== run 1 ==
## pow_5_pipe
module pow_5_pipe
(
    input             clock,
    input      [17:0] n,
    output reg [17:0] n_pow_5
);
make LEC_CHECK=0 ABC_AREA=1 CAP_MARGIN=20 CELL_PAD_IN_SITES_GLOBAL_PLACEMENT=2 CORE_ASPECT_RATIO=1.4 CORE_MARGIN=10 CORE_UTILIZATION=41 GPL_ROUTABILITY_DRIVEN=0 MAX_ROUTING_LAYER=met4 MIN_ROUTING_LAYER=met2 PLACE_DENSITY_LB_ADDON=0.14 SLEW_MARGIN=20 TNS_END_PERCENT=90 finish   # period 11.2 ns
run.sh (not shown) runs the stock make flow with config.mk's settings and CLKGATE_MAP_FILE=.
Looking at the reports, run 1 completed the entire flow and the layout it produced met the timing, design-rule and antenna checks.
Input changes introduced in run 2 (baseline for comparison: run 1):
# run 1
export LEC_CHECK = 0
export ABC_AREA = 1
export CAP_MARGIN = 20
export CELL_PAD_IN_SITES_GLOBAL_PLACEMENT = 2
export CORE_ASPECT_RATIO = 1.4
export CORE_MARGIN = 10
export CORE_UTILIZATION = 41
export GPL_ROUTABILITY_DRIVEN = 0
export MAX_ROUTING_LAYER = met4
export MIN_ROUTING_LAYER = met2
export PLACE_DENSITY_LB_ADDON = 0.14
export SLEW_MARGIN = 20
export TNS_END_PERCENT = 90
create_clock -name core_clock -period 11.2 [get_ports {clock}]
# run 2
export LEC_CHECK = 0
export CAP_MARGIN = 20
export CORE_MARGIN = 2
export CORE_UTILIZATION = 44
export SLEW_MARGIN = 20
create_clock -name core_clock -period 6.25 [get_ports {clock}]
Results
Run 2 has via count below what run 1 had.
Run 1 and run 2 ended up with nearly the same clock-cell share of area.
Lower initial core utilization was reported by run 1, not run 2.
Looking at startpoint of the worst setup timing path, the n[3] result is from run 1; the n[10] one comes from run 2.
#### Input delta (run 3 over run 2)
# run 2
export LEC_CHECK = 0
export CAP_MARGIN = 20
export CORE_MARGIN = 2
export CORE_UTILIZATION = 44
export SLEW_MARGIN = 20
create_clock -name core_clock -period 6.25 [get_ports {clock}]
# run 3
export LEC_CHECK = 0
export CAP_MARGIN = 20
export CORE_MARGIN = 2
export CORE_UTILIZATION = 72
export PLACE_DENSITY_LB_ADDON = 0.26
export SETUP_SLACK_MARGIN = 0.79
export SLEW_MARGIN = 20
create_clock -name core_clock -period 6.4 [get_ports {clock}]
Run 3: flow completed, timing, DRC and antenna clean. [compare] base=run 2 new=run 3: met3 wirelength from detailed routing shows an increase of 110%, cts-stage hold buffer count roughly the same, count of final hold-check violations saw little to no change, count of clock-buffer cells in the layout now sits lower. Core box area shrinks by more than a quarter when moving from run 2 to run 3. Endpoint required time on the critical path up 60 ps in run 3 wrt run 2. In run 3 relative to run 2, non-clock buffer instance count of the final layout had gone down by more than 10%.

========
The RTL this note starts from:
==> flow/design.v <==
module pow_5_pipe
(
    input             clock,
    input      [17:0] n,
    output reg [17:0] n_pow_5
);
    reg [17:0] n_1, n_2, n_3;
    reg [17:0] n_pow_2, n_pow_3, n_pow_4;
    always @(posedge clock)
    begin
        n_1 <= n;
        n_2 <= n_1;
        n_3 <= n_2;
        n_pow_2 <= n * n;
        n_pow_3 <= n_pow_2 * n_1;
        n_pow_4 <= n_pow_3 * n_2;
        n_pow_5 <= n_pow_4 * n_3;
    end
endmodule
Settings: LEC_CHECK=0, CAP_MARGIN=20, CORE_MARGIN=2, CORE_UTILIZATION=40, CTS_CLUSTER_DIAMETER=395, CTS_CLUSTER_SIZE=100, SETUP_SLACK_MARGIN=-0.64, SLEW_MARGIN=20; clock period 6.4 ns.
Rerun with:
CELL_PAD_IN_SITES_GLOBAL_PLACEMENT = 3   (was not set)
CORE_ASPECT_RATIO = 1.93   (was not set)
CTS_CLUSTER_DIAMETER = not set   (was 395)
CTS_CLUSTER_SIZE = 94   (was 100)
GPL_TIMING_DRIVEN = 0   (was not set)
PLACE_DENSITY_LB_ADDON = 0.09   (was not set)
SETUP_SLACK_MARGIN = 0.51   (was -0.64)
SLEW_MARGIN = 25   (was 20)
What happened: Setup slack gains 0.31 ns; fmax rises by 5.3%; sequential share of layout area stays flat; synthesized cell count does not change; global-route usage rises by 5.5 points; clock-buffer cell count stays the same; wire length rises by 36%.
Rerun with:
CELL_PAD_IN_SITES_GLOBAL_PLACEMENT = not set   (was 3)
CORE_ASPECT_RATIO = not set   (was 1.93)
CTS_CLUSTER_SIZE = not set   (was 94)
Outcome:
- die size is about the same
- global-route usage goes down by 3.4 points
- routed wire length goes down by 16%
- cell count goes up by 1.1%

========
Starts from the design.v that is shown in full above.
clock: 9.96 ns
lec_check: 0
cap_margin: 20
core_margin: 2
core_utilization: 9
slew_margin: 20
Then changed:
--- a/flow/config.mk
+++ b/flow/config.mk
@@ -10 +10 @@
-export CORE_UTILIZATION = 9
+export CORE_UTILIZATION = 69
==> flow/constraint.sdc (replaced) <==
create_clock -name core_clock -period 6.23 [get_ports {clock}]
set_input_delay 1.2460 -clock core_clock [delete_from_list [all_inputs] [get_ports {clock}]]
set_output_delay 1.2460 -clock core_clock [all_outputs]
set_load 0.01 [all_outputs]
Result: First-iteration DRC count rises by 13%; die area falls by 87%.

========
RTL: the design.v shown in full above, as it stands there.
clock: 4.38 ns
lec_check: 0
cap_margin: 20
core_margin: 2
core_utilization: 64
max_routing_layer: met4
slew_margin: 20
The starting point completed, yet does not pass: setup timing.
Rerun with:
CORE_UTILIZATION = 40   (was 64)
SETUP_SLACK_MARGIN = 1.39   (was unset)
clock period = 6.4 ns   (was 4.38 ns; I/O delays follow)
The new run ran to the end with no violations. Via count goes down by 9.5%. Die size goes up by 59%. Routed wire length goes down by 15%. Global-route usage goes down by 17 points.
Rerun with:
MAX_ROUTING_LAYER = unset   (was met4)
SETUP_SLACK_MARGIN = unset   (was 1.39)
Non-clock buffer count goes down by 48. Worst setup slack is worse by 0.84 ns. Die size does not change. Clock-buffer cell count drops by 3. Synthesized area is unchanged. Register-to-register slack loses 0.52 ns.
Rerun with:
CTS_CLUSTER_DIAMETER = 393   (was unset)
CTS_CLUSTER_SIZE = 100   (was unset)
TNS_END_PERCENT = 25   (was unset)
The new run produced a clean layout.
Routed wire length does not change.
Synthesized area is unchanged.
Count of clock-buffer cells in the layout is unchanged.
Utilization does not change.
Cell area is unchanged.
